<file path="flow/design.v">
module CPU
(
    input  logic CLK,
    input  logic RES,
    output logic        IF_REQ,
    output logic [15:0] IF_ADDR,
    input  logic [ 3:0] IF_CODE,
    input  logic        IF_RDY,
    output logic        DM_REQ,
    output logic        DM_WRITE,
    output logic [14:0] DM_ADDR,
    output logic [ 7:0] DM_WDATA,
    input  logic [ 7:0] DM_RDATA,
    input  logic        DM_RDY,
    output logic        IO_REQ,
    output logic        IO_WRITE,
    output logic [ 1:0] IO_ADDR,
    output logic [ 7:0] IO_WDATA,
    input  logic [ 7:0] IO_RDATA,
    input  logic        IO_RDY
);
logic slot;
assign slot = IF_RDY & DM_RDY & IO_RDY;
logic        if_do;
logic        if_do_dphase;
logic [15:0] if_addr;  
logic [ 3:0] if_code;
logic [ 3:0] if_code_keep;
assign IF_REQ  = if_do & slot;
assign IF_ADDR = if_addr;
always_ff @(posedge CLK, posedge RES)
begin
    if (RES)
        if_do_dphase <= 1'b0;
    else if (IF_REQ & IF_RDY)
        if_do_dphase <= 1'b1;
    else if (IF_RDY)
        if_do_dphase <= 1'b0;
end
always_ff @(posedge CLK, posedge RES)
begin
    if (RES)
        if_code_keep <= 4'hf;
    else if (if_do_dphase & IF_RDY)
        if_code_keep <= IF_CODE;    
end
assign if_code = (if_do_dphase & IF_RDY)? IF_CODE : if_code_keep;
logic        dr_do;
logic        dr_do_dphase;
logic        dw_do;
logic [14:0] dm_addr;
logic [ 7:0] dw_data;
logic [ 7:0] dr_data;
logic [ 7:0] dr_data_keep;
assign DM_REQ   = (dr_do | dw_do) & slot;
assign DM_WRITE = dw_do;
assign DM_ADDR  = dm_addr;
assign DM_WDATA = dw_data;
always_ff @(posedge CLK, posedge RES)
begin
    if (RES)
        dr_do_dphase <= 1'b0;
    else if (DM_REQ & ~DM_WRITE & DM_RDY)
        dr_do_dphase <= 1'b1;
    else if (DM_RDY)
        dr_do_dphase <= 1'b0;
end
always_ff @(posedge CLK, posedge RES)
begin
    if (RES)
        dr_data_keep <= 8'h00;
    else if (dr_do_dphase & DM_RDY)
        dr_data_keep <= DM_RDATA;    
end
assign dr_data = (dr_do_dphase & DM_RDY)? DM_RDATA : dr_data_keep;
logic       ir_do;
logic       iw_do;
logic       ir_do_dphase;
logic [7:0] iw_data;
logic [7:0] ir_data;
logic [7:0] ir_data_keep;
logic [1:0] io_addr;
always_ff @(posedge CLK, posedge RES)
begin
    if (RES)
        ir_do_dphase <= 1'b0;
    else if (IO_REQ & ~IO_WRITE & IO_RDY)
        ir_do_dphase <= 1'b1;
    else if (slot)
        ir_do_dphase <= 1'b0;
end
assign IO_REQ   = (ir_do | iw_do) & slot;
assign IO_WRITE = iw_do;
assign IO_ADDR  = io_addr;
assign IO_WDATA = iw_data;
always_ff @(posedge CLK, posedge RES)
begin
    if (RES)
        ir_data_keep <= 8'h00;
    else if (ir_do_dphase & IO_RDY)
        ir_data_keep <= IO_RDATA;    
end
assign ir_data = (ir_do_dphase & IO_RDY)? IO_RDATA : ir_data_keep;
logic [15:0] pc;   
logic        pc_clr;
logic        pc_inc;
logic        pc_dec;
logic        pc_inc2;
logic        pc_dec2;
always_ff @(posedge CLK, posedge RES)
begin
    if (RES)
        pc <= 16'h0000;
    else if (pc_clr & slot)
        pc <= 16'h0000;
    else if (pc_inc & slot)
        pc <= pc + 16'h0001;
    else if (pc_dec & slot)
        pc <= pc - 16'h0001;
    else if (pc_inc2 & slot)
        pc <= pc + 16'h0002;
    else if (pc_dec2 & slot)
        pc <= pc - 16'h0002;
end
assign if_addr = pc;
logic [14:0] ptr;  
logic        ptr_clr;
logic        ptr_inc;
logic        ptr_dec;
logic        ptr_end;
always_ff @(posedge CLK, posedge RES)
begin
    if (RES)
        ptr <= 15'h0000;
    else if (ptr_clr & slot)
        ptr <= 15'h0000;
    else if (ptr_inc & slot)
        ptr <= ptr + 15'h0001;
    else if (ptr_dec & slot)
        ptr <= ptr - 15'h0001;
end
assign dm_addr = ptr;
assign ptr_end      = (ptr == 15'h001d);
logic [15:0] indent;
logic        indent_clr;
logic        indent_inc;
logic        indent_dec;
logic        indent_zero;
logic        indent_plus;
always_ff @(posedge CLK, posedge RES)
begin
    if (RES)
        indent <= 16'h0000;
    else if (indent_clr & slot)
        indent <= 16'h0000;
    else if (indent_inc & slot)
        indent <= indent + 16'h0001;
    else if (indent_dec & slot)
        indent <= indent - 16'h0001;
end
assign indent_zero = (indent == 16'h0000);
assign indent_plus = ~indent[15] & (|indent[14:0]);
logic [3:0] alufunc;
logic [7:0] aluinx;
logic [7:0] aluout;
logic       aluzero;
logic       aluinx_dr;
logic       aluinx_ir;
assign aluinx = (aluinx_dr)? dr_data
              : (aluinx_ir)? ir_data
              : 8'h00;
always_comb
begin
    case (alufunc)
        4'h0 : aluout = 8'h00;
        4'h1 : aluout = aluinx;
        4'h2  : aluout = aluinx + 8'h01;
        4'h3  : aluout = aluinx - 8'h01;
        default       : aluout = 8'h00;
    endcase
end
assign aluzero = (aluout == 8'h00);
assign dw_data = aluout;
assign iw_data = aluout;
logic [4:0] state;
logic [4:0] state_next;
logic [3:0] seq;
logic       seq_clr;
logic       seq_inc;
always_ff @(posedge CLK, posedge RES)
begin
    if (RES)
        state <= 5'h00;
    else if (slot)
        state <= state_next;
end
always_ff @(posedge CLK, posedge RES)
begin
    if (RES)
        seq <= 4'h0;
    else if (seq_clr & slot)
        seq <= 4'h0;
    else if (seq_inc & slot)
        seq <= seq + 4'h1;
end
always @*
begin
    state_next = 5'h00;
    seq_clr    = 1'b0;
    seq_inc    = 1'b0;
    if_do   = 1'b0;
    pc_clr  = 1'b0;
    pc_inc  = 1'b0;
    pc_dec  = 1'b0;
    pc_inc2 = 1'b0;
    pc_dec2 = 1'b0;
    ptr_clr = 1'b0;
    ptr_inc = 1'b0;
    ptr_dec = 1'b0;
    dr_do = 1'b0;
    dw_do = 1'b0;
    ir_do = 1'b0;
    iw_do = 1'b0;
    io_addr = 2'b00;
    indent_clr = 1'b0;
    indent_inc = 1'b0;
    indent_dec = 1'b0;
    alufunc   = 4'h0;
    aluinx_dr = 1'b0;
    aluinx_ir = 1'b0;
    casez ({state, seq})
        {5'h00, 4'h0} :
        begin
            pc_clr     = 1'b1;
            ptr_clr    = 1'b1;
            indent_clr = 1'b1;
            seq_inc    = 1'b1;
            state_next = 5'h00;
        end
        {5'h00, 4'h1} :
        begin
            if (ptr_end)
            begin
                dw_do   = 1'b1;
                alufunc = 4'h0;
                ptr_inc = 1'b1;
                seq_inc = 1'b1;
                state_next = 5'h00;
            end
            else
            begin
                dw_do   = 1'b1;
                alufunc = 4'h0;
                ptr_inc = 1'b1;
                state_next = 5'h00;
            end
        end
        {5'h00, 4'h2} :
        begin
            dr_do = 1'b1;
            seq_inc = 1'b1;
            state_next = 5'h00;
        end
        {5'h00, 4'h3} :
        begin
            aluinx_dr = 1'b1;
            alufunc   = 4'h1;
            iw_do = 1'b1;
            io_addr = 2'b10;
            ptr_inc = 1'b1;
            seq_inc = 1'b1;
            state_next = 5'h00;
        end
        {5'h00, 4'h4} :
        begin
            dr_do = 1'b1;
            seq_inc = 1'b1;
            state_next = 5'h00;
        end
        {5'h00, 4'h5} :
        begin
            aluinx_dr = 1'b1;
            alufunc   = 4'h1;
            iw_do = 1'b1;
            io_addr = 2'b11;
            ptr_clr = 1'b1;
            if_do  = 1'b1;
            pc_inc = 1'b1;
            seq_clr    = 1'b1;
            state_next = 5'h01;
        end
        {5'h01, 4'h0} :
        begin
            case (if_code)
                4'h0, 4'h1 :  
                begin
                    ptr_inc = ~if_code[0];
                    ptr_dec =  if_code[0];
                    if_do  = 1'b1;
                    pc_inc = 1'b1;
                    seq_clr    = 1'b1;
                    state_next = 5'h01;
                end
                4'h2, 4'h3 :
                begin
                    dr_do = 1'b1;
                    seq_inc    = 1'b1;
                    state_next = {1'b1, if_code};                
                end
                4'h4 :
                begin
                    dr_do = 1'b1;
                    seq_inc = 1'b1;
                    state_next = 5'h14;
                end
                4'h5 :
                begin
                    ir_do = 1'b1;
                    seq_inc = 1'b1;
                    state_next = 5'h15;
                end
                4'h6, 4'h7 :
                begin
                    dr_do = 1'b1;
                    seq_inc = 1'b1;
                    state_next = {1'b1, if_code};
                end
                4'h8 :
                begin
                    seq_clr = 1'b1;
                    state_next = 5'h00;
                end
                4'hf :
                begin
                    if_do  = 1'b1;
                    pc_inc = 1'b1;
                    seq_clr    = 1'b1;
                    state_next = 5'h01;
                end
                default :  
                begin
                    if_do  = 1'b1;
                    pc_inc = 1'b1;
                    seq_clr    = 1'b1;
                    state_next = 5'h01;
                end
            endcase        
        end        
        {5'h12, 4'h1}, {5'h13, 4'h1} :
        begin
            aluinx_dr = 1'b1;
            alufunc   = state[3:0];
            dw_do = 1'b1;
            if_do  = 1'b1;
            pc_inc = 1'b1;
            seq_clr    = 1'b1;
            state_next = 5'h01;
        end
        {5'h14, 4'h1} :
        begin
            aluinx_dr = 1'b1;
            alufunc   = 4'h1;
            iw_do = 1'b1;
            if_do  = 1'b1;
            pc_inc = 1'b1;
            seq_clr    = 1'b1;
            state_next = 5'h01;
        end
        {5'h15, 4'h1} :
        begin
            dr_do = 1'b1;
            seq_inc = 1'b1;
            state_next = 5'h15;
        end
        {5'h15, 4'h2} :
        begin
            aluinx_ir = 1'b1;
            alufunc   = 4'h1;
            dw_do = 1'b1;
            if_do  = 1'b1;
            pc_inc = 1'b1;
            seq_clr    = 1'b1;
            state_next = 5'h01;
        end
        {5'h16, 4'h1} :
        begin
            aluinx_dr = 1'b1;
            alufunc = 4'h1;
            if (~aluzero)
            begin
                if_do  = 1'b1;
                pc_inc = 1'b1;
                seq_clr    = 1'b1;
                state_next = 5'h01;
            end
            else
            begin
                if_do  = 1'b1;
                pc_inc = 1'b1;
                indent_clr = 1'b1;
                seq_inc = 1'b1;
                state_next = 5'h16;
            end
        end
        {5'h16, 4'h2} :
        begin
            if (indent_zero && (if_code == 4'h7))
            begin
                if_do  = 1'b1;
                pc_inc = 1'b1;
                seq_clr    = 1'b1;
                state_next = 5'h01;
            end
            else if (indent_plus && (if_code == 4'h7))
            begin
                indent_dec = 1'b1;
                if_do  = 1'b1;
                pc_inc = 1'b1;
                state_next = 5'h16;
            end
            else if (if_code == 4'h6)
            begin
                indent_inc = 1'b1;
                if_do  = 1'b1;
                pc_inc = 1'b1;
                state_next = 5'h16;
            end
            else
            begin
                if_do  = 1'b1;
                pc_inc = 1'b1;
                state_next = 5'h16;
            end                    
        end        
        {5'h17, 4'h1} :
        begin
            aluinx_dr = 1'b1;
            alufunc = 4'h1;
            if (aluzero)
            begin
                if_do  = 1'b1;
                pc_inc = 1'b1;
                seq_clr    = 1'b1;
                state_next = 5'h01;
            end
            else
            begin
                pc_dec2 = 1'b1;
                indent_clr = 1'b1;
                seq_inc = 1'b1;
                state_next = 5'h17;
            end
        end
        {5'h17, 4'h2} :
        begin
            if_do  = 1'b1;
            pc_dec = 1'b1;
            seq_inc = 1'b1;
            state_next = 5'h17;
        end
        {5'h17, 4'h3} :
        begin
            if (indent_zero && (if_code == 4'h6))
            begin
                pc_inc2 = 1'b1;
                seq_inc = 1'b1;
                state_next = 5'h17;
            end
            else if (indent_plus && (if_code == 4'h6))
            begin
                indent_dec = 1'b1;
                if_do  = 1'b1;
                pc_dec = 1'b1;
                state_next = 5'h17;
            end
            else if (if_code == 4'h7)
            begin
                indent_inc = 1'b1;
                if_do  = 1'b1;
                pc_dec = 1'b1;
                state_next = 5'h17;
            end
            else
            begin
                if_do  = 1'b1;
                pc_dec = 1'b1;
                state_next = 5'h17;
            end                    
        end        
        {5'h17, 4'h4} :
        begin
            if_do  = 1'b1;
            pc_inc = 1'b1;
            seq_clr    = 1'b1;
            state_next = 5'h01;
        end
        default :  
        begin
            seq_clr    = 1'b1;
            state_next = 5'h00;
        end
    endcase
end
endmodule
module CACHE
(
    input  logic CLK,
    input  logic RES,
    input  logic        IF_REQ,
    input  logic [15:0] IF_ADDR,
    output logic [ 3:0] IF_CODE,
    output logic        IF_RDY,
    input  logic        DM_REQ,
    input  logic        DM_WRITE,
    input  logic [14:0] DM_ADDR,
    input  logic [ 7:0] DM_WDATA,
    output logic [ 7:0] DM_RDATA,
    output logic        DM_RDY,
    output logic        BUS_REQ,
    output logic        BUS_WRITE,
    output logic [15:0] BUS_ADDR,
    output logic [ 7:0] BUS_WDATA,
    input  logic [ 7:0] BUS_RDATA,
    input  logic        BUS_RDY
);
logic if_slot;  
logic [10:0] ic_a0;  
logic [10:0] ic_a1;  
logic [10:0] ic_a2;  
logic [10:0] ic_a3;  
logic [31:0] ic_d0;  
logic [31:0] ic_d1;  
logic [31:0] ic_d2;  
logic [31:0] ic_d3;  
logic        ic_v0;  
logic        ic_v1;  
logic        ic_v2;  
logic        ic_v3;  
logic        if_hit;
logic        if_hit_dphase;
logic [ 4:0] if_hit_dphase_addr;  
assign if_hit = IF_REQ & ic_v0 & (IF_ADDR[4:3] == 2'b00) & (ic_a0 == IF_ADDR[15:5])
              | IF_REQ & ic_v1 & (IF_ADDR[4:3] == 2'b01) & (ic_a1 == IF_ADDR[15:5])
              | IF_REQ & ic_v2 & (IF_ADDR[4:3] == 2'b10) & (ic_a2 == IF_ADDR[15:5])
              | IF_REQ & ic_v3 & (IF_ADDR[4:3] == 2'b11) & (ic_a3 == IF_ADDR[15:5]);
always_ff @(posedge CLK, posedge RES)
begin
    if (RES)
    begin
        if_hit_dphase      <= 1'b0;
        if_hit_dphase_addr <= 5'b00_000;
    end
    else if (if_hit & if_slot)
    begin
        if_hit_dphase      <= 1'b1;
        if_hit_dphase_addr <= IF_ADDR[4:0];
    end
    else if (if_slot)
    begin
        if_hit_dphase      <= 1'b0;
        if_hit_dphase_addr <= 5'b00_000;
    end
end    
logic        if_mis_req;
logic [15:0] if_mis_req_addr;  
logic        if_mis_dphase;
logic [15:0] if_mis_dphase_addr;
logic [31:0] if_mis_dphase_rdata;
assign if_mis_req = IF_REQ & ~if_hit;
assign if_mis_req_addr = {1'b0, IF_ADDR[15:1]};
always_ff @(posedge CLK, posedge RES)
begin
    if (RES)
    begin
        if_mis_dphase      <= 1'b0;
        if_mis_dphase_addr <= 16'h0000;
    end
    else if (if_mis_req & if_slot)
    begin
        if_mis_dphase      <= 1'b1;
        if_mis_dphase_addr <= IF_ADDR[15:0];        
    end
    else if (if_slot)
    begin
        if_mis_dphase      <= 1'b0;
        if_mis_dphase_addr <= 16'h0000;
    end
end
always_ff @(posedge CLK, posedge RES)
begin
    if (RES)
    begin
        ic_v0 <= 1'b0;
        ic_v1 <= 1'b0;
        ic_v2 <= 1'b0;
        ic_v3 <= 1'b0;
    end
    else if (if_mis_req & if_slot & (IF_ADDR[4:3] == 2'b00))
        ic_v0 <= 1'b1;
    else if (if_mis_req & if_slot & (IF_ADDR[4:3] == 2'b01))
        ic_v1 <= 1'b1;
    else if (if_mis_req & if_slot & (IF_ADDR[4:3] == 2'b10))
        ic_v2 <= 1'b1;
    else if (if_mis_req & if_slot & (IF_ADDR[4:3] == 2'b11))
        ic_v3 <= 1'b1;
end
always_ff @(posedge CLK, posedge RES)
begin
    if (RES)
    begin
        ic_a0 <= 11'h000;
        ic_a1 <= 11'h000;
        ic_a2 <= 11'h000;
        ic_a3 <= 11'h000;
    end
    else if (if_mis_req & if_slot & (IF_ADDR[4:3] == 2'b00))
        ic_a0 <= IF_ADDR[15:5];
    else if (if_mis_req & if_slot & (IF_ADDR[4:3] == 2'b01))
        ic_a1 <= IF_ADDR[15:5];
    else if (if_mis_req & if_slot & (IF_ADDR[4:3] == 2'b10))
        ic_a2 <= IF_ADDR[15:5];
    else if (if_mis_req & if_slot & (IF_ADDR[4:3] == 2'b11))
        ic_a3 <= IF_ADDR[15:5];
end
always_ff @(posedge CLK, posedge RES)
begin
    if (RES)
    begin
        ic_d0 <= 32'h00000000;
        ic_d1 <= 32'h00000000;
        ic_d2 <= 32'h00000000;
        ic_d3 <= 32'h00000000;
    end
    else if (if_mis_dphase & if_slot & (if_mis_dphase_addr[4:3] == 2'b00))
        ic_d0 <= if_mis_dphase_rdata;
    else if (if_mis_dphase & if_slot & (if_mis_dphase_addr[4:3] == 2'b01))
        ic_d1 <= if_mis_dphase_rdata;
    else if (if_mis_dphase & if_slot & (if_mis_dphase_addr[4:3] == 2'b10))
        ic_d2 <= if_mis_dphase_rdata;
    else if (if_mis_dphase & if_slot & (if_mis_dphase_addr[4:3] == 2'b11))
        ic_d3 <= if_mis_dphase_rdata;
end
logic [3:0] ic_d0_out;
logic [3:0] ic_d1_out;
logic [3:0] ic_d2_out;
logic [3:0] ic_d3_out;
always @*
begin
    case (if_hit_dphase_addr[2:0])
        3'b000  : ic_d0_out = ic_d0[ 3: 0];
        3'b001  : ic_d0_out = ic_d0[ 7: 4];
        3'b010  : ic_d0_out = ic_d0[11: 8];
        3'b011  : ic_d0_out = ic_d0[15:12];
        3'b100  : ic_d0_out = ic_d0[19:16];
        3'b101  : ic_d0_out = ic_d0[23:20];
        3'b110  : ic_d0_out = ic_d0[27:24];
        3'b111  : ic_d0_out = ic_d0[31:28];
        default : ic_d0_out = 4'b1111;  
    endcase
end
always @*
begin
    case (if_hit_dphase_addr[2:0])
        3'b000  : ic_d1_out = ic_d1[ 3: 0];
        3'b001  : ic_d1_out = ic_d1[ 7: 4];
        3'b010  : ic_d1_out = ic_d1[11: 8];
        3'b011  : ic_d1_out = ic_d1[15:12];
        3'b100  : ic_d1_out = ic_d1[19:16];
        3'b101  : ic_d1_out = ic_d1[23:20];
        3'b110  : ic_d1_out = ic_d1[27:24];
        3'b111  : ic_d1_out = ic_d1[31:28];
        default : ic_d1_out = 4'b1111;  
    endcase
end
always @*
begin
    case (if_hit_dphase_addr[2:0])
        3'b000  : ic_d2_out = ic_d2[ 3: 0];
        3'b001  : ic_d2_out = ic_d2[ 7: 4];
        3'b010  : ic_d2_out = ic_d2[11: 8];
        3'b011  : ic_d2_out = ic_d2[15:12];
        3'b100  : ic_d2_out = ic_d2[19:16];
        3'b101  : ic_d2_out = ic_d2[23:20];
        3'b110  : ic_d2_out = ic_d2[27:24];
        3'b111  : ic_d2_out = ic_d2[31:28];
        default : ic_d2_out = 4'b1111;  
    endcase
end
always @*
begin
    case (if_hit_dphase_addr[2:0])
        3'b000  : ic_d3_out = ic_d3[ 3: 0];
        3'b001  : ic_d3_out = ic_d3[ 7: 4];
        3'b010  : ic_d3_out = ic_d3[11: 8];
        3'b011  : ic_d3_out = ic_d3[15:12];
        3'b100  : ic_d3_out = ic_d3[19:16];
        3'b101  : ic_d3_out = ic_d3[23:20];
        3'b110  : ic_d3_out = ic_d3[27:24];
        3'b111  : ic_d3_out = ic_d3[31:28];
        default : ic_d3_out = 4'b1111;  
    endcase
end
always @*
begin
    if (if_hit_dphase & if_slot)
    begin   
        IF_CODE = (if_hit_dphase_addr[4:3] == 2'b00)? ic_d0_out
                : (if_hit_dphase_addr[4:3] == 2'b01)? ic_d1_out
                : (if_hit_dphase_addr[4:3] == 2'b10)? ic_d2_out
                : (if_hit_dphase_addr[4:3] == 2'b11)? ic_d3_out
                : 4'hf;  
    end
    else if (if_mis_dphase & if_slot)
        IF_CODE = (if_mis_dphase_addr[2:0] == 3'b000)? if_mis_dphase_rdata[ 3: 0]
                : (if_mis_dphase_addr[2:0] == 3'b001)? if_mis_dphase_rdata[ 7: 4]
                : (if_mis_dphase_addr[2:0] == 3'b010)? if_mis_dphase_rdata[11: 8]
                : (if_mis_dphase_addr[2:0] == 3'b011)? if_mis_dphase_rdata[15:12]
                : (if_mis_dphase_addr[2:0] == 3'b100)? if_mis_dphase_rdata[19:16]
                : (if_mis_dphase_addr[2:0] == 3'b101)? if_mis_dphase_rdata[23:20]
                : (if_mis_dphase_addr[2:0] == 3'b110)? if_mis_dphase_rdata[27:24]
                : (if_mis_dphase_addr[2:0] == 3'b111)? if_mis_dphase_rdata[31:28]
                : 4'hf;  
    else
        IF_CODE = 4'hf;  
end
assign IF_RDY = if_slot;
logic dm_slot;  
logic [11:0] dc_a0;  
logic [11:0] dc_a1;  
logic [31:0] dc_d0;  
logic [31:0] dc_d1;  
logic        dc_v0;  
logic        dc_v1;  
logic        dm_hit;
logic        dm_hit_dphase;
logic        dm_hit_dphase_write;
logic [ 2:0] dm_hit_dphase_addr;  
logic [ 7:0] dm_hit_dphase_wdata;
logic [31:0] dm_hit_dphase_update_data0;
logic [31:0] dm_hit_dphase_update_data1;
assign dm_hit = DM_REQ & dc_v0 & ~DM_ADDR[2] & (dc_a0 == DM_ADDR[14:3])
              | DM_REQ & dc_v1 &  DM_ADDR[2] & (dc_a1 == DM_ADDR[14:3]);
always_ff @(posedge CLK, posedge RES)
begin
    if (RES)
    begin
        dm_hit_dphase       <= 1'b0;
        dm_hit_dphase_write <= 1'b0;
        dm_hit_dphase_addr  <= 3'b0_00;
        dm_hit_dphase_wdata <= 8'h00;
    end
    else if (dm_hit & dm_slot)
    begin
        dm_hit_dphase       <= 1'b1;
        dm_hit_dphase_write <= DM_WRITE;
        dm_hit_dphase_addr  <= DM_ADDR[2:0];
        dm_hit_dphase_wdata <= DM_WDATA;
    end
    else if (dm_slot)
    begin
        dm_hit_dphase       <= 1'b0;
        dm_hit_dphase_write <= 1'b0;
        dm_hit_dphase_addr  <= 3'b0_00;
        dm_hit_dphase_wdata <= 8'h00;
    end
end
logic        dm_mis_req;
logic        dm_mis_req_write;
logic [15:0] dm_mis_req_addr;
logic        dm_mis_replace;
logic [15:0] dm_mis_replace_addr;
logic        dm_mis_dphase;
logic [14:0] dm_mis_dphase_addr;
logic        dm_mis_dphase_write;
logic [ 7:0] dm_mis_dphase_wdata;
logic [31:0] dm_mis_dphase_rdata;
logic [31:0] dm_mis_dphase_update_data;
logic [31:0] dm_mis_dphase_writeback_data;
assign dm_mis_req       = DM_REQ & ~dm_hit;
assign dm_mis_req_write = DM_WRITE;
assign dm_mis_req_addr  = {1'b1, DM_ADDR};
assign dm_mis_replace   = dm_mis_req & dc_v0 & ~DM_ADDR[2]
                        | dm_mis_req & dc_v1 &  DM_ADDR[2];    
assign dm_mis_replace_addr = (~DM_ADDR[2])? {1'b1, dc_a0, 1'b0, 2'b00}
                           :                {1'b1, dc_a1, 1'b1, 2'b00};   
always_ff @(posedge CLK, posedge RES)
begin
    if (RES)
    begin
        dm_mis_dphase       <= 1'b0;
        dm_mis_dphase_write <= 1'b0;
        dm_mis_dphase_addr  <= 15'h0000;
        dm_mis_dphase_wdata <= 8'h00;
    end
    else if (dm_mis_req & dm_slot)
    begin
        dm_mis_dphase       <= 1'b1;
        dm_mis_dphase_write <= dm_mis_req_write;
        dm_mis_dphase_addr  <= DM_ADDR;
        dm_mis_dphase_wdata <= DM_WDATA;
    end
    else if (dm_slot)
    begin
        dm_mis_dphase       <= 1'b0;
        dm_mis_dphase_write <= 1'b0;
        dm_mis_dphase_addr  <= 15'h0000;
        dm_mis_dphase_wdata <= 8'h00;
    end
end
always_ff @(posedge CLK, posedge RES)
begin
    if (RES)
    begin
        dc_v0 <= 1'b0;
        dc_v1 <= 1'b0;
    end
    else if (dm_mis_req & dm_slot & ~DM_ADDR[2])
        dc_v0 <= 1'b1;
    else if (dm_mis_req & dm_slot &  DM_ADDR[2])
        dc_v1 <= 1'b1;
end
always_ff @(posedge CLK, posedge RES)
begin
    if (RES)
    begin
        dc_a0 <= 12'h000;
        dc_a1 <= 12'h000;
    end
    else if (dm_mis_req & dm_slot & ~DM_ADDR[2])
        dc_a0 <= DM_ADDR[14:3];
    else if (dm_mis_req & dm_slot &  DM_ADDR[2])
        dc_a1 <= DM_ADDR[14:3];
end
always_ff @(posedge CLK, posedge RES)
begin
    if (RES)
    begin
        dc_d0 <= 32'h00000000;
        dc_d1 <= 32'h00000000;
    end
    else if (dm_hit_dphase & dm_hit_dphase_write & dm_slot & ~dm_hit_dphase_addr[2])
        dc_d0 <= dm_hit_dphase_update_data0;
    else if (dm_hit_dphase & dm_hit_dphase_write & dm_slot &  dm_hit_dphase_addr[2])
        dc_d1 <= dm_hit_dphase_update_data1;
    else if (dm_mis_dphase & dm_mis_dphase_write & dm_slot & ~dm_mis_dphase_addr[2])
        dc_d0 <= dm_mis_dphase_update_data;
    else if (dm_mis_dphase & dm_mis_dphase_write & dm_slot &  dm_mis_dphase_addr[2])
        dc_d1 <= dm_mis_dphase_update_data;
    else if (dm_mis_dphase & dm_slot & ~dm_mis_dphase_addr[2])
        dc_d0 <= dm_mis_dphase_rdata;
    else if (dm_mis_dphase & dm_slot &  dm_mis_dphase_addr[2])
        dc_d1 <= dm_mis_dphase_rdata;
end
always @*
begin
    dm_hit_dphase_update_data0 = dc_d0;  
    if (dm_hit_dphase_addr[1:0] == 2'b00) dm_hit_dphase_update_data0[ 7: 0] = dm_hit_dphase_wdata;
    if (dm_hit_dphase_addr[1:0] == 2'b01) dm_hit_dphase_update_data0[15: 8] = dm_hit_dphase_wdata;
    if (dm_hit_dphase_addr[1:0] == 2'b10) dm_hit_dphase_update_data0[23:16] = dm_hit_dphase_wdata;
    if (dm_hit_dphase_addr[1:0] == 2'b11) dm_hit_dphase_update_data0[31:24] = dm_hit_dphase_wdata;
end
always @*
begin
    dm_hit_dphase_update_data1 = dc_d1;  
    if (dm_hit_dphase_addr[1:0] == 2'b00) dm_hit_dphase_update_data1[ 7: 0] = dm_hit_dphase_wdata;
    if (dm_hit_dphase_addr[1:0] == 2'b01) dm_hit_dphase_update_data1[15: 8] = dm_hit_dphase_wdata;
    if (dm_hit_dphase_addr[1:0] == 2'b10) dm_hit_dphase_update_data1[23:16] = dm_hit_dphase_wdata;
    if (dm_hit_dphase_addr[1:0] == 2'b11) dm_hit_dphase_update_data1[31:24] = dm_hit_dphase_wdata;
end
always @*
begin
    dm_mis_dphase_update_data = dm_mis_dphase_rdata;
    if (dm_mis_dphase_addr[1:0] == 2'b00) dm_mis_dphase_update_data[ 7: 0] = dm_mis_dphase_wdata;
    if (dm_mis_dphase_addr[1:0] == 2'b01) dm_mis_dphase_update_data[15: 8] = dm_mis_dphase_wdata;
    if (dm_mis_dphase_addr[1:0] == 2'b10) dm_mis_dphase_update_data[23:16] = dm_mis_dphase_wdata;
    if (dm_mis_dphase_addr[1:0] == 2'b11) dm_mis_dphase_update_data[31:24] = dm_mis_dphase_wdata;
end
always @*
begin
    if (dm_hit_dphase & ~dm_hit_dphase_write & dm_slot)
        DM_RDATA = (dm_hit_dphase_addr[2:0] == 3'b0_00)? dc_d0[ 7: 0]
                 : (dm_hit_dphase_addr[2:0] == 3'b0_01)? dc_d0[15: 8]
                 : (dm_hit_dphase_addr[2:0] == 3'b0_10)? dc_d0[23:16]
                 : (dm_hit_dphase_addr[2:0] == 3'b0_11)? dc_d0[31:24]
                 : (dm_hit_dphase_addr[2:0] == 3'b1_00)? dc_d1[ 7: 0]
                 : (dm_hit_dphase_addr[2:0] == 3'b1_01)? dc_d1[15: 8]
                 : (dm_hit_dphase_addr[2:0] == 3'b1_10)? dc_d1[23:16]
                 : (dm_hit_dphase_addr[2:0] == 3'b1_11)? dc_d1[31:24]
                 : 8'h00;
    else if (dm_mis_dphase & ~dm_mis_dphase_write & dm_slot)
        DM_RDATA = (dm_mis_dphase_addr[1:0] == 2'b00)? dm_mis_dphase_rdata[ 7: 0]
                 : (dm_mis_dphase_addr[1:0] == 2'b01)? dm_mis_dphase_rdata[15: 8]
                 : (dm_mis_dphase_addr[1:0] == 2'b10)? dm_mis_dphase_rdata[23:16]
                 : (dm_mis_dphase_addr[1:0] == 2'b11)? dm_mis_dphase_rdata[31:24]
                 : 8'h00;
    else
        DM_RDATA = 8'h00;
end
assign dm_mis_dphase_writeback_data
    = (dm_mis_req & dm_hit_dphase & ~dm_mis_req_addr[2] & ~dm_hit_dphase_addr[2])? dm_hit_dphase_update_data0
    : (dm_mis_req & dm_hit_dphase &  dm_mis_req_addr[2] &  dm_hit_dphase_addr[2])? dm_hit_dphase_update_data1
    : (dm_mis_req & ~dm_mis_req_addr[2])? dc_d0
    : (dm_mis_req &  dm_mis_req_addr[2])? dc_d1
    : (dm_mis_dphase                   )? dm_mis_dphase_update_data  
    : 32'h00000000;
assign DM_RDY = dm_slot;
logic        bus_req_inst;
logic        bus_req_data;
logic        bus_req_read;
logic        bus_req_wrte;
logic [15:0] bus_req_addr;
logic        bus_req_repl;
logic [15:0] bus_req_repl_addr;
logic [31:0] bus_req_wdata;
logic        bus_rdy;
logic [31:0] bus_rdy_rdata;
logic        if_mis_req_pend;
logic [15:0] if_mis_req_addr_pend;
assign bus_req_inst = (if_mis_req | if_mis_req_pend) & ~dm_mis_req;  
assign bus_req_data = dm_mis_req;
assign bus_req_read = dm_mis_req & ~dm_mis_req_write;
assign bus_req_wrte = dm_mis_req &  dm_mis_req_write;
assign bus_req_repl = dm_mis_replace;
assign bus_req_addr = (dm_mis_req     )? dm_mis_req_addr
                    : (if_mis_req_pend)? if_mis_req_addr_pend
                    : (if_mis_req     )? if_mis_req_addr
                    : 16'h0000;
assign bus_req_repl_addr = dm_mis_replace_addr;
assign bus_req_wdata = dm_mis_dphase_writeback_data;
assign if_mis_dphase_rdata = bus_rdy_rdata;
assign dm_mis_dphase_rdata = bus_rdy_rdata;
logic        bus_inst;
logic        bus_read;
logic        bus_wrte;
logic        bus_repl;
logic [15:0] bus_repl_addr;
logic [15:0] bus_pend_addr;
logic [31:0] bus_pend_wdata;
logic [31:0] bus_pend_rdata;
logic [ 2:0] bus_count;
logic        bus_count_end;
logic        bus_count_0123;
always_ff @(posedge CLK, posedge RES)
begin
    if (RES)
        bus_count <= 3'b000;
    else if (bus_req_inst & BUS_RDY)
        bus_count <= 3'b101;
    else if ((bus_req_read | bus_req_wrte) &  bus_req_repl & BUS_RDY)
        bus_count <= 3'b001;
    else if ((bus_req_read | bus_req_wrte) & ~bus_req_repl & BUS_RDY)
        bus_count <= 3'b101;
    else if (bus_count_end & BUS_RDY)
        bus_count <= bus_count;
    else if ((|bus_count) & BUS_RDY)
        bus_count <= bus_count + 3'b001;
end
assign bus_count_end  = (bus_count == 3'b000);
assign bus_count_0123 = ~bus_count[2];
always_ff @(posedge CLK, posedge RES)
begin
    if (RES)
        bus_inst <= 1'b0; 
    else if (bus_req_inst & BUS_RDY)
        bus_inst <= 1'b1; 
    else if (bus_count_end & BUS_RDY)
        bus_inst <= 1'b0; 
end
always_ff @(posedge CLK, posedge RES)
begin
    if (RES)
        bus_read <= 1'b0; 
    else if (bus_req_read & BUS_RDY)
        bus_read <= 1'b1; 
    else if (bus_count_end & BUS_RDY)
        bus_read <= 1'b0; 
end
always_ff @(posedge CLK, posedge RES)
begin
    if (RES)
        bus_wrte <= 1'b0; 
    else if (bus_req_wrte & BUS_RDY)
        bus_wrte <= 1'b1; 
    else if (bus_count_end & BUS_RDY)
        bus_wrte <= 1'b0; 
end
always_ff @(posedge CLK, posedge RES)
begin
    if (RES)
    begin
        bus_repl      <= 1'b0; 
        bus_repl_addr <= 16'h0000;
    end
    else if ((bus_req_read | bus_req_wrte) & BUS_RDY)
    begin
        bus_repl      <= bus_req_repl; 
        bus_repl_addr <= bus_req_repl_addr;
    end
    else if (bus_count_end & BUS_RDY)
    begin
        bus_repl      <= 1'b0; 
        bus_repl_addr <= 16'h0000;
    end
end
always_ff @(posedge CLK, posedge RES)
begin
    if (RES)
        bus_pend_addr <= 16'h0000;
    else if ((bus_req_inst | bus_req_read | bus_req_wrte) & BUS_RDY)
        bus_pend_addr <= bus_req_addr;
end
always_ff @(posedge CLK, posedge RES)
begin
    if (RES)
        bus_pend_wdata <= 32'h00000000;
    else if ((bus_req_read | bus_req_wrte) & BUS_RDY)
        bus_pend_wdata <= bus_req_wdata;
end
assign BUS_REQ = bus_req_inst | bus_req_read | bus_req_wrte
               | ((bus_inst | bus_read | bus_wrte) & ~bus_count_end);
assign BUS_WRITE = ((bus_req_read | bus_req_wrte) & bus_req_repl)? 1'b1
                 : (bus_req_inst  | bus_inst                    )? 1'b0
                 : ((bus_read | bus_wrte) & bus_count_0123)? 1'b1
                 : 1'b0;
assign BUS_ADDR
    = ((bus_req_read | bus_req_wrte) & ~bus_req_repl)? {bus_req_addr [15:2]    , 2'b00}
    : ((bus_req_read | bus_req_wrte) &  bus_req_repl)? {bus_req_repl_addr[15:2], 2'b00}
    : (bus_req_inst                                 )? {bus_req_addr[15:2]     , 2'b00}
    : ((bus_read | bus_wrte) & bus_count_0123)? {bus_repl_addr[15:2], bus_count[1:0]}
    : ((bus_read | bus_wrte)                 )? {bus_pend_addr[15:2], bus_count[1:0]}
    : (bus_inst                              )? {bus_pend_addr[15:2], bus_count[1:0]}
    : 16'h0000;
always @*
begin
    if (bus_req_read | bus_req_wrte)
    begin
        BUS_WDATA = bus_req_wdata[7:0];
    end
    else if (bus_read | bus_wrte)
    begin
        BUS_WDATA = (bus_count == 3'b001)? bus_pend_wdata[15: 8]
                  : (bus_count == 3'b010)? bus_pend_wdata[23:16]
                  : (bus_count == 3'b011)? bus_pend_wdata[31:24]
                  : 8'h00;
    end
    else
    begin
        BUS_WDATA = 8'h00;
    end
end
always_ff @(posedge CLK, posedge RES)
begin
    if (RES)
        bus_pend_rdata <= 32'h00000000;
    else if (bus_inst & BUS_RDY)
    begin
        if (bus_count == 3'b101)
            bus_pend_rdata[ 7: 0] <= BUS_RDATA;
        else if (bus_count == 3'b110)
            bus_pend_rdata[15: 8] <= BUS_RDATA;
        else if (bus_count == 3'b111)
            bus_pend_rdata[23:16] <= BUS_RDATA;
        else if (bus_count == 3'b000)
            bus_pend_rdata[31:24] <= BUS_RDATA;
    end
    else if ((bus_read | bus_wrte) & BUS_RDY)
    begin
        if (bus_count == 3'b101)
            bus_pend_rdata[ 7: 0] <= BUS_RDATA;
        else if (bus_count == 3'b110)
            bus_pend_rdata[15: 8] <= BUS_RDATA;
        else if (bus_count == 3'b111)
            bus_pend_rdata[23:16] <= BUS_RDATA;
        else if (bus_count == 3'b000)
            bus_pend_rdata[31:24] <= BUS_RDATA;
    end
end
assign bus_rdy = bus_count_end & BUS_RDY;
assign bus_rdy_rdata = {BUS_RDATA, bus_pend_rdata[23:0]};
always_ff @(posedge CLK, posedge RES)
begin
    if (RES)
    begin
        if_mis_req_pend      <= 1'b0;
        if_mis_req_addr_pend <= 16'h0000;
    end
    else if (if_mis_req & dm_mis_req & bus_rdy)
    begin
        if_mis_req_pend      <= if_mis_req;
        if_mis_req_addr_pend <= if_mis_req_addr;
    end
    else if (if_mis_req_pend & ~dm_mis_req & bus_rdy)
    begin
        if_mis_req_pend      <= 1'b0;
        if_mis_req_addr_pend <= 16'h0000;
    end
end
assign if_slot = bus_rdy & ~if_mis_req_pend;
assign dm_slot = bus_rdy | dm_hit_dphase;
endmodule
module bfcpu_core
(
    input  logic CLK,
    input  logic RES_N,
    output logic        BUS_REQ,
    output logic        BUS_WRITE,
    output logic [15:0] BUS_ADDR,
    output logic [ 7:0] BUS_WDATA,
    input  logic [ 7:0] BUS_RDATA,
    input  logic        BUS_RDY,
    output logic        IO_REQ,
    output logic        IO_WRITE,
    output logic [ 1:0] IO_ADDR,
    output logic [ 7:0] IO_WDATA,
    input  logic [ 7:0] IO_RDATA,
    input  logic        IO_RDY
);
logic        if_req;
logic [15:0] if_addr;
logic [ 3:0] if_code;
logic        if_rdy;
logic        dm_req;
logic        dm_write;
logic [14:0] dm_addr;
logic [ 7:0] dm_wdata;
logic [ 7:0] dm_rdata;
logic        dm_rdy;
CPU U_CPU
(
    .CLK (CLK),
    .RES (~RES_N),
    .IF_REQ  (if_req),
    .IF_ADDR (if_addr),
    .IF_CODE (if_code),
    .IF_RDY  (if_rdy),
    .DM_REQ   (dm_req),
    .DM_WRITE (dm_write),
    .DM_ADDR  (dm_addr),
    .DM_WDATA (dm_wdata),
    .DM_RDATA (dm_rdata),
    .DM_RDY   (dm_rdy),
    .IO_REQ   (IO_REQ),
    .IO_WRITE (IO_WRITE),
    .IO_ADDR  (IO_ADDR),
    .IO_WDATA (IO_WDATA),
    .IO_RDATA (IO_RDATA),
    .IO_RDY   (IO_RDY)
);
CACHE U_CACHE
(
    .CLK (CLK),
    .RES (~RES_N),
    .IF_REQ  (if_req),
    .IF_ADDR (if_addr),
    .IF_CODE (if_code),
    .IF_RDY  (if_rdy),
    .DM_REQ   (dm_req),
    .DM_WRITE (dm_write),
    .DM_ADDR  (dm_addr),
    .DM_WDATA (dm_wdata),
    .DM_RDATA (dm_rdata),
    .DM_RDY   (dm_rdy),
    .BUS_REQ   (BUS_REQ),
    .BUS_WRITE (BUS_WRITE),
    .BUS_ADDR  (BUS_ADDR),
    .BUS_WDATA (BUS_WDATA),
    .BUS_RDATA (BUS_RDATA),
    .BUS_RDY   (BUS_RDY)
);
endmodule
</file>
<file path="flow/run.sh">
#!/bin/bash
# the make line also repeats each setting of config.mk as NAME=value (left out here)
make -C /OpenROAD-flow-scripts/flow DESIGN_CONFIG=/design/flow/config.mk WORK_HOME=/design/flow/orfs CLKGATE_MAP_FILE= finish
</file>
<file path="flow/config.mk">
export PLATFORM = sky130hd
export DESIGN_NAME = bfcpu_core
export DESIGN_NICKNAME = bfcpu_core
export VERILOG_FILES = /design/flow/design.v
export SDC_FILE = /design/flow/constraint.sdc
export NUM_CORES = 4
export LEC_CHECK = 0
export CAP_MARGIN = 20
export CORE_MARGIN = 2
export CORE_UTILIZATION = 72
export CTS_CLUSTER_SIZE = 77
export PLACE_DENSITY_LB_ADDON = 0.25
export SETUP_SLACK_MARGIN = -0.44
export SLEW_MARGIN = 20
</file>
<file path="flow/constraint.sdc">
create_clock -name core_clock -period 5.96 [get_ports {CLK}]
set_input_delay 1.1920 -clock core_clock [delete_from_list [all_inputs] [get_ports {CLK}]]
set_output_delay 1.1920 -clock core_clock [all_outputs]
set_load 0.01 [all_outputs]
</file>
==> results_dict.tcl, run 1 <==
# metrics dict for downstream scripts
set metrics [dict create \
    status "complete, but fails checks" \
    so.violations "setup timing" \
    power_density_nw_per_um2 365 \
    netSwitchingPower_mw 5.13 \
    ys_cells 2911 \
    ant_nets 0 \
    grt_pass1_wl_mm 171 \
    crit_fanout 9 \
    rsz0062_at_grt "yes" \
    powerClk_mw 3.62 \
    cts.sinks 479 \
    fp_nets 2993 \
    clkPwrFrac_pct 28.2 \
    seq_power_mw 4.09 \
    nets 3288 \
    required_ps 4770 \
    vias 28900 \
    yosys.area_share.aoi_pct 16.4 \
    hp-class "flop to flop" \
    area_growth_pct 19.3 \
    final_area_sq_um 35200 \
    insertion_delay_ps 640 \
    cts_hold_buffers 0 \
    synthTopCellsByCount "dfrtp_1 (475), nand2_1 (242), mux2_2 (230), nor2_1 (219), mux2i_1 (200)" \
    dp_hpwl_mm 73.1 \
    clockRootBuffer "clkbuf_16" \
    die_y_microns 206 \
    synth_top_cell_by_area "dfrtp_1" \
    final_hold_viol_count 0 \
    timing.rr.start "U_CACHE.if_hit_dphase_addr[1]" \
    cp_cell_sequence "buf_12, buf_4, buf_4, mux2i_1, a21oi_1, o211ai_1, buf_4, a21oi_2, ha_4, buf_4, a211oi_2, o21bai_1, a21oi_1, xor2_1, o221ai_2, nor3_2, nand4b_4, o21ai_4, o21a_4, nor3_4, buf_6, a221o_1, buf_2" \
    warnings 42 \
    antenna_found_initial 10 \
    ys_async_sr_fraction_pct 100 \
    place_congestion 1.01 \
    crit_top_cell "buf_4" \
    syn_avg_cell_area_sq_um 10.1 \
    post-route-drc-count 0 \
    coreArea_sq_um 40600 \
    worstSetupPathDepth 23 \
    r2r_cells 22 \
    stdcell_count 3785 \
    criticalPathCategory "flop to output port" \
    timing.slew.headroom_pct 19.2 \
    power.share.switching_pct 40.0 \
    ys_sh_xor_pct 3.52 \
    place.port_buffers 57 \
    place_area_sq_um 32600 \
    rr_endpoint "U_CPU.pc[15]" \
    placedCellCount 3654 \
    power.total_mw 12.8 \
    cp.arrival_ps 5360 \
    hold_path_startpoint "U_CACHE.bus_pend_wdata[29]" \
    finalSetupTns_ps -10170 \
    comb_cell_power_mw 5.11 \
    clock_skew_ps 34.1 \
    grt_use_total_pct 53.8 \
    first_pass_iters 17 \
    critPathTopFamily "AND-OR/OR-AND gates" \
    fin_crit_ps 6550 \
    p_int_mw 7.69 \
    cts_tree "yes" \
    setup_violations 29 \
    fa_ha_area_share_pct 2.73 \
    ys_types 115 \
    maxCapViolCount 0 \
    fin_crit_sh_pct 110 \
    crit_slowest_cell "dfrtp_4" \
    vdd_drop_max_mv 0.426 \
    synth_cells 2911 \
    ys_sh_mux_pct 18.9 \
    yosys_warnings 2 \
    numCtsBuffers 51 \
    ys_seq_share_pct 40.7 \
    dp_slack_ps -1640 \
    cp.buffers_inverters 7 \
    cp-start-kind "flop" \
    power_top_consumer "combinational cells" \
    whs_path_depth 2 \
    end_kind "output port" \
    p_leak_nw 16.8 \
    cpPeakStageDelay_ps 540 \
    routed_wl_mm 116 \
    netlist_area_sq_um 29500 \
    drtIter0Drc 5365 \
    r2r_slack_ps -480 \
    fp_util_pct 72.5 \
    grt_max_degree 178 \
    yosysTopAreaCellShare_pct 40.3 \
    slew_viol_final 0 \
    fillers 1960 \
    clk_path_buf_depth 3 \
    ys.flops 479 \
    topCombFamilyByArea "multiplexers" \
    grt_pass1_vias 28700 \
    most_common_cell "dfrtp_1" \
    crit_end "BUS_ADDR[9]" \
    cts.clk_slew.worst_paths_ps 60 \
    ys_area_sq_um 29500 \
    flop_cell "dfrtp_1" \
    tightest_slew_ps 1210 \
    hold_end "U_CACHE.bus_pend_wdata[29]" \
    worst_slack_ps -588 \
    cts_max_level 2 \
    rows 74 \
    dieWidth_microns 206 \
    pin_count 58 \
    routed_via_density 7.64 \
    top_cells_by_area "dfrtp_1 (40%), mux2_2 (8.8%), mux2i_1 (6.8%)" \
    edf_count 0 \
    fmax_mhz 153 \
    yosys.area_share.simple_pct 12.9 \
    grt-ovfl-total 0 \
    wl_per_cell_microns 30.7 \
    startpoint "U_CACHE.dm_hit_dphase_addr[0]" \
    chipArea_sq_um 42600 \
    sequentialPowerShare_pct 31.9 \
    p_comb_share_pct 39.9 \
]
-- final cells by class --
| cell class | count | area, sq um | area share (%) |
|---|---|---|---|
| inverter | 97 | 364 | 1.04 |
| antenna | 5 | 12.5 | 0.0356 |
| clock buffer | 71 | 1500 | 4.27 |
| sequential | 479 | 12000 | 34.1 |
| multi-input combinational | 2107 | 16500 | 47.0 |
| timing repair buffer | 470 | 3730 | 10.6 |
| tap | 532 | 666 | 1.89 |
| clock inverter | 24 | 340 | 0.968 |
-- through the flow --
step           hold slack, ps  util (%)
5_1_grt                   504      86.5
6_report                  489      86.5
3_3_place_gp              449      80.3
4_1_cts                   492      85.7
2_1_floorplan             434         -
3_5_place_dp              460      80.3
-- timing repair --
action | in CTS | in global routing
gates resized | 132 | 65
setup endpoints to repair | 29 | 29
pin swaps | 33 | 21
setup buffers | 29 | 8
-- per-layer routing --
layer  GRT usage [%]  routed length [microns]
met1            62.7                    38400
met2            79.5                    49200
met3            23.4                    17100
met4            37.8                    11200
met5            2.98                      217
==> run 2, diff against run 1 <==
- CAP_MARGIN: 20 -> 5
- CORE_UTILIZATION: 72 -> 70
- CTS_CLUSTER_DIAMETER: default -> 27
- CTS_CLUSTER_SIZE: 77 -> 37
- GPL_ROUTABILITY_DRIVEN: default -> 1
- MIN_ROUTING_LAYER: default -> met1
- PLACE_DENSITY_LB_ADDON: 0.25 -> default
- SETUP_SLACK_MARGIN: -0.44 -> 1.96
- SLEW_MARGIN: 20 -> 10
- clock period: 5.96 -> 8.26 ns (I/O delays scaled with it)
==> run 2 against run 1 <==
Effect of this change:
- the layout fails its checks (capacitance limit, slew limit)
- largest power group is now the clock network
- global-route usage shrank 3.8 points
- flip-flop count is the same
- combinational power shrank 37%
==> results_dict.tcl, run 2 <==
# metrics dict for downstream scripts
set metrics [dict create \
    status "complete, but fails checks" \
    so.violations "capacitance limit, slew limit" \
    synthTopCellsByCount "dfrtp_1 (475), nand2_1 (242), mux2_2 (230), nor2_1 (219), mux2i_1 (200)" \
    timing.rr.start "U_CACHE.if_hit_dphase_addr[0]" \
    ys_seq_share_pct 40.7 \
    ys_types 115 \
    tightest_slew_ps 1490 \
    grt_pass1_vias 28000 \
    p_int_mw 6.99 \
    fp_util_pct 70.6 \
    met2_usage_pct 75.9 \
    end_kind "output port" \
    r2r_cells 23 \
    critPathTopFamily "AND-OR/OR-AND gates" \
    cp.buffers_inverters 7 \
    grt_use_total_pct 50.0 \
    synth_cells 2911 \
    clk_path_buf_depth 3 \
    syn_avg_cell_area_sq_um 10.1 \
    chipArea_sq_um 43800 \
    cp-start-kind "input port" \
    yosys.area_share.simple_pct 12.9 \
    rr_endpoint "U_CPU.pc[15]" \
    r2r_slack_ps 1730 \
    clock_skew_ps 54.0 \
    ant_nets 0 \
    ys_sh_xor_pct 3.52 \
    topCombFamilyByArea "multiplexers" \
    worst_slack_ps 934 \
    grt_use_met1_pct 59.0 \
    rows 75 \
    ys_cells 2911 \
    startpoint "BUS_RDY" \
    busiest_layer "met2" \
    final_hold_viol_count 0 \
    cts.clk_slew.worst_paths_ps 40 \
    grt_use_met3_pct 17.1 \
    rsz0062_at_grt "yes" \
    grt-ovfl-total 0 \
    fin_crit_sh_pct 88.7 \
    place_congestion 0.976 \
    p_leak_nw 16.8 \
    netlist_area_sq_um 29500 \
    fa_ha_area_share_pct 2.73 \
    cts_tree "yes" \
    vias 28200 \
    fmax_mhz 137 \
    routed_wl_mm 116 \
    coreArea_sq_um 41800 \
    cp_cell_sequence "buf_8, and3b_2, buf_4, o21ai_4, buf_4, a22oi_2, o21ai_2, a21o_1, ha_4, a21oi_2, nor2b_1, o21ai_1, o211ai_1, a31oi_1, xnor3_1, o22ai_2, o21ai_4, buf_6, o211a_4, buf_12, clkbuf_16, a221o_1, buf_2" \
    crit_fanout 7 \
    dieWidth_microns 209 \
    post-route-drc-count 0 \
    power_top_consumer "the clock network" \
    criticalPathCategory "input port to output port" \
    ys_async_sr_fraction_pct 100 \
    powerClk_mw 4.80 \
    cp.arrival_ps 5670 \
    netSwitchingPower_mw 4.20 \
    whs_path_depth 2 \
    yosys_warnings 2 \
    grt_pass1_wl_mm 167 \
    warnings 48 \
    vdd_drop_max_mv 0.250 \
    top_cells_by_area "dfrtp_1 (40%), mux2_2 (8.8%), mux2i_1 (6.8%)" \
    cpPeakStageDelay_ps 340 \
    hold_path_startpoint "U_CACHE.bus_repl_addr[3]" \
    comb_cell_power_mw 3.23 \
    sequentialPowerShare_pct 28.2 \
    nets 3134 \
    insertion_delay_ps 710 \
    seq_power_mw 3.15 \
    yosys.area_share.aoi_pct 16.4 \
    ys.flops 479 \
    grt_max_degree 168 \
    finalSetupTns_ps 0 \
    slew_viol_final 1 \
    power_density_nw_per_um2 309 \
    numCtsBuffers 114 \
    p_comb_share_pct 28.9 \
    dp_slack_ps -106 \
    wl_per_cell_microns 31.4 \
    power.total_mw 11.2 \
    clockRootBuffer "clkbuf_16" \
    pin_count 58 \
    antenna_found_initial 10 \
    synth_top_cell_by_area "dfrtp_1" \
    cts.sinks 479 \
    dp_hpwl_mm 64.4 \
    routed_via_density 7.64 \
    yosysTopAreaCellShare_pct 40.3 \
    fp_nets 2993 \
    clkPwrFrac_pct 43.0 \
    required_ps 6610 \
    worstSetupPathDepth 23 \
    die_y_microns 209 \
    crit_slowest_cell "a221o_1" \
    most_common_cell "dfrtp_1" \
    hp-class "flop to flop" \
    setup_violations 0 \
    fin_crit_ps 7330 \
    maxCapViolCount 1 \
    flop_cell "dfrtp_1" \
    cts_max_level 3 \
    place.port_buffers 57 \
    hold_end "U_CACHE.bus_repl_addr[3]" \
    edf_count 0 \
    crit_end "BUS_ADDR[10]" \
    ys_sh_mux_pct 18.9 \
    timing.slew.headroom_pct -0.241 \
    drtIter0Drc 4357 \
    power.share.switching_pct 37.5 \
    first_pass_iters 10 \
    area_growth_pct 22.8 \
    ys_area_sq_um 29500 \
]
==> run 2: per-stage QoR <==
step	instance area [sq um]	std cells	hold WS, ps	util, %
2_1_floorplan	29600	2911	434	-
6_report	36200	3691	479	86.7
3_3_place_gp	30500	3366	449	73.1
3_5_place_dp	30500	3366	462	73.1
5_1_grt	36200	3689	506	86.7
4_1_cts	35300	3631	475	84.5
==> run 2: what timing repair did <==
action | CTS | global route
resized | 222 | 106
hold buffers | 0 | 0
setup endpoints to repair | 58 | 41
pin swaps | 48 | 50
buffers inserted | 49 | 55
cloned | 3 | 2
==> run 2: layout make-up <==
cell class / count / area [sq um]
multi-input combinational: 2107 / 16800
fill: 1948 / 5570
timing repair buffer: 253 / 2250
inverter: 97 / 374
clock buffer: 142 / 3140
sequential: 479 / 12000
antenna: 3 / 7.51
tap: 539 / 674
clock inverter: 71 / 892
==> run 2: layer usage <==
metal  up-vias  wire length (microns)  part of all wire [%]
li1      11100                      -                     -
met1     13500                  38500                    33
met2      2731                  50400                    44
met3       923                  15700                    14
met4        10                  11100                   9.6
met5         -                    114                 0.098
==> run 3, diff against run 2 <==
- CAP_MARGIN: 5 -> 0
- CORE_ASPECT_RATIO: default -> 0.92
- CORE_UTILIZATION: 70 -> 72
- CTS_CLUSTER_SIZE: 37 -> 45
- MAX_ROUTING_LAYER: default -> met4
- PLACE_DENSITY_LB_ADDON: default -> 0.23
- SETUP_SLACK_MARGIN: 1.96 -> 2.26
- SLEW_MARGIN: 10 -> 40
- clock period: 8.26 -> 7.69 ns (I/O delays scaled with it)
==> run 3 against run 2 <==
Effect of this change:
- the flow now stops in 5_1_grt
- die size is 2.7% lower
- synthesized cell count unchanged
- area after synthesis stayed put
==> results_dict.tcl, run 3 <==
# yosys + openroad results
set metrics [dict create \
    dp_hpwl_mm 68.5 \
    edf_count 0 \
    synth_cells 2911 \
    topCombFamilyByArea "multiplexers" \
    fp_nets 2993 \
    ys_sh_xor_pct 3.52 \
    numCtsBuffers 119 \
    chipArea_sq_um 42600 \
    most_common_cell "dfrtp_1" \
    yosys_warnings 2 \
    cts_max_level 3 \
    flop_cell "dfrtp_1" \
    yosys.area_share.simple_pct 12.9 \
    clockRootBuffer "clkbuf_16" \
    rows 71 \
    dieWidth_microns 215 \
    ys.flops 479 \
    place.port_buffers 57 \
    ys_async_sr_fraction_pct 100 \
    ys_types 115 \
    place_area_sq_um 30800 \
    die_y_microns 198 \
    pin_count 58 \
    coreArea_sq_um 40600 \
    cts.sinks 479 \
    clk_path_buf_depth 3 \
    ys_sh_mux_pct 18.9 \
    synthTopCellsByCount "dfrtp_1 (475), nand2_1 (242), mux2_2 (230), nor2_1 (219), mux2i_1 (200)" \
    place_congestion 1.00 \
    yosysTopAreaCellShare_pct 40.3 \
    status "did not finish" \
    ys_cells 2911 \
    grt-ovfl-total 150 \
    yosys.area_share.aoi_pct 16.4 \
    ys_area_sq_um 29500 \
    failed_stage "5_1_grt" \
    fa_ha_area_share_pct 2.73 \
    synth_top_cell_by_area "dfrtp_1" \
    ys_seq_share_pct 40.7 \
    grt_use_total_pct 79.2 \
    syn_avg_cell_area_sq_um 10.1 \
    top_cells_by_area "dfrtp_1 (40%), mux2_2 (8.8%), mux2i_1 (6.8%)" \
    fp_util_pct 72.6 \
    error "[ERROR GRT-0232] Routing congestion too high. Check the congestion heatmap in the GUI." \
    netlist_area_sq_um 29500 \
]
## run 3: what timing repair did
| item | CTS |
|---|---|
| resized | 272 |
| setup endpoints to repair | 161 |
| pin swaps | 74 |
| hold buffers | 0 |
| gates cloned | 3 |
| setup buffers | 96 |
## run 3: metrics by stage
| step | hold WS (ps) | setup slack (ps) | util [%] | setup TNS [ps] | cells |
|---|---|---|---|---|---|
| after floorplan | 434 | 989 | - | 0 | 2911 |
| after global placement | 449 | -25.3 | 75.8 | -143 | 3387 |
| after detailed placement | 453 | -119 | 75.9 | -1270 | 3387 |
| after CTS | 477 | 595 | 89.6 | 0 | 3713 |
## run 3: metal layers
metal,overflow,track usage (%)
met1,3,78.9
met2,74,94.9
met3,6,59.9
met4,67,78.9
met5,-,-
==> run 4, diff against run 3 <==
- CAP_MARGIN: 0 -> 20
- CORE_ASPECT_RATIO: 0.92 -> 0.99
- CTS_CLUSTER_DIAMETER: 27 -> default
- CTS_CLUSTER_SIZE: 45 -> 15
- MAX_ROUTING_LAYER: met4 -> default
- PLACE_DENSITY_LB_ADDON: 0.23 -> 0.03
- SETUP_SLACK_MARGIN: 2.26 -> 1.95
- SLEW_MARGIN: 40 -> 10
- clock period: 7.69 -> 8.24 ns (I/O delays scaled with it)
==> run 4 against run 3 <==
Effect of this change:
- the run now finishes clean
- die size hardly changed
- synthesized cell count stayed put
- area after synthesis stayed put
==> results_dict.tcl, run 4 <==
# metrics dict for downstream scripts
set metrics [dict create \
    ys_seq_share_pct 40.7 \
    topCombFamilyByArea "multiplexers" \
    whs_path_depth 1 \
    fin_crit_ps 7350 \
    ys_area_sq_um 29500 \
    worstSetupPathDepth 22 \
    power_density_nw_per_um2 262 \
    fa_ha_area_share_pct 2.73 \
    yosys_warnings 2 \
    cp_cell_sequence "buf_8, and3b_2, o2111a_2, buf_4, a22oi_2, o31ai_4, a21oi_2, inv_2, ha_4, nor2b_1, o21ai_1, o211ai_1, a31oi_1, xnor3_1, o22ai_4, o21ai_4, o21a_4, buf_6, buf_6, o21a_4, o31ai_4, buf_2" \
    grt_pass1_vias 26300 \
    grt_use_total_pct 47.6 \
    cts.sinks 479 \
    p_leak_nw 15.6 \
    dp_hpwl_mm 63.8 \
    r2r_slack_ps 1700 \
    p_comb_share_pct 34.7 \
    clockRootBuffer "clkbuf_16" \
    antenna_found_initial 2 \
    yosys.area_share.simple_pct 12.9 \
    chipArea_sq_um 42600 \
    stdcell_count 3527 \
    synth_cells 2911 \
    die_y_microns 205 \
    synthTopCellsByCount "dfrtp_1 (475), nand2_1 (242), mux2_2 (230), nor2_1 (219), mux2i_1 (200)" \
    power.share.switching_pct 39.6 \
    coreArea_sq_um 40300 \
    ys_types 115 \
    flop_cell "dfrtp_1" \
    place.port_buffers 57 \
    final_hold_viol_count 0 \
    numCtsBuffers 51 \
    hp-class "flop to flop" \
    hold_path_startpoint "U_CACHE.ic_v0" \
    fp_nets 2993 \
    cp.arrival_ps 5700 \
    ys_cells 2911 \
    timing.slew.headroom_pct 20.2 \
    placedCellCount 3349 \
    startpoint "BUS_RDY" \
    crit_end "BUS_WRITE" \
    wl_per_cell_microns 29.0 \
    status "no timing/DRC/antenna violations" \
    setup_violations 0 \
    grt_pass1_wl_mm 156 \
    cpPeakStageDelay_ps 350 \
    cp-start-kind "input port" \
    post-route-drc-count 0 \
    timing.rr.start "U_CACHE.if_hit_dphase_addr[3]" \
    first_pass_iters 7 \
    clock_skew_ps 45.5 \
    seq_power_mw 3.14 \
    ys.flops 479 \
    sequentialPowerShare_pct 35.8 \
    yosys.area_share.aoi_pct 16.4 \
    nets 3044 \
    grt_max_degree 165 \
    routed_wl_mm 102 \
    grt-ovfl-total 0 \
    netlist_area_sq_um 29500 \
    power_top_consumer "sequential cells" \
    crit_slowest_cell "o2111a_2" \
    place_congestion 1.02 \
    fillers 2231 \
    drtIter0Drc 4249 \
    top_cells_by_area "dfrtp_1 (40%), mux2_2 (8.8%), mux2i_1 (6.8%)" \
    fin_crit_sh_pct 89.2 \
    yosysTopAreaCellShare_pct 40.3 \
    clk_path_buf_depth 3 \
    ys_async_sr_fraction_pct 100 \
    crit_fanout 5 \
    warnings 42 \
    slew_viol_final 0 \
    syn_avg_cell_area_sq_um 10.1 \
    fmax_mhz 136 \
    rr_endpoint "U_CPU.pc[15]" \
    rows 73 \
    cts.clk_slew.worst_paths_ps 70 \
    insertion_delay_ps 630 \
    cp.buffers_inverters 6 \
    rsz0062_at_grt "yes" \
    vdd_drop_max_mv 0.251 \
    pin_count 58 \
    cts_tree "yes" \
    routed_via_density 7.52 \
    most_common_cell "dfrtp_1" \
    synth_top_cell_by_area "dfrtp_1" \
    powerClk_mw 2.58 \
    cts_max_level 2 \
    clkPwrFrac_pct 29.4 \
    ys_sh_xor_pct 3.52 \
    critPathTopFamily "AND-OR/OR-AND gates" \
    hold_end "U_CACHE.ic_v0" \
    end_kind "output port" \
    criticalPathCategory "input port to output port" \
    maxCapViolCount 0 \
    netSwitchingPower_mw 3.47 \
    p_int_mw 5.29 \
    fp_util_pct 73.2 \
    seqCellArea_sq_um 12000 \
    required_ps 6590 \
    tightest_slew_ps 1190 \
    comb_cell_power_mw 3.04 \
    diodes 0 \
    vias 26500 \
    ys_sh_mux_pct 18.9 \
    finalSetupTns_ps 0 \
    power.total_mw 8.76 \
    ant_nets 0 \
    edf_count 0 \
    r2r_cells 20 \
    logic_area_sq_um 16700 \
    area_growth_pct 13.6 \
    dieWidth_microns 207 \
]
## run 4: timing repair
item | 4_1_cts | 5_1_grt
gates resized | 203 | 60
setup buffers | 57 | 20
pin swaps | 53 | 43
hold buffers | 0 | 0
cloned | 3 | 0
endpoints found under the hold margin | 0 | 0
setup endpoints to repair | 55 | 49
## run 4: metal layers
metal  vias to the layer above  track usage, %  wire [microns]
met2                      2197            73.2           45600
met3                       631            14.5           12700
met4                         4            29.5            7880
met5                         -               0              22
li1                      10800               -               -
met1                     12900            59.2           36200
## run 4: area by class of cell
type                            instances  share of cell area (%)
Multi-Input combinational cell       2107                    49.8
Tap cell                              525                    1.96
Inverter                               97                    1.09
Timing Repair Buffer                  226                    5.74
Clock inverter                         29                    1.18
Clock buffer                           64                    4.35
Sequential cell                       479                    35.9
## run 4: stage by stage
stage | instance area, sq um | util, % | hold slack, ps | setup slack [ps]
2_1_floorplan | 29600 | - | 434 | 1320
3_3_place_gp | 30400 | 75.6 | 449 | 173
3_5_place_dp | 30400 | 75.6 | 455 | 73.6
4_1_cts | 33100 | 82.2 | 475 | 1040
5_1_grt | 33500 | 83.1 | 499 | 780
6_report | 33500 | 83.1 | 473 | 890
Power is estimated from default activity; no workload was simulated.
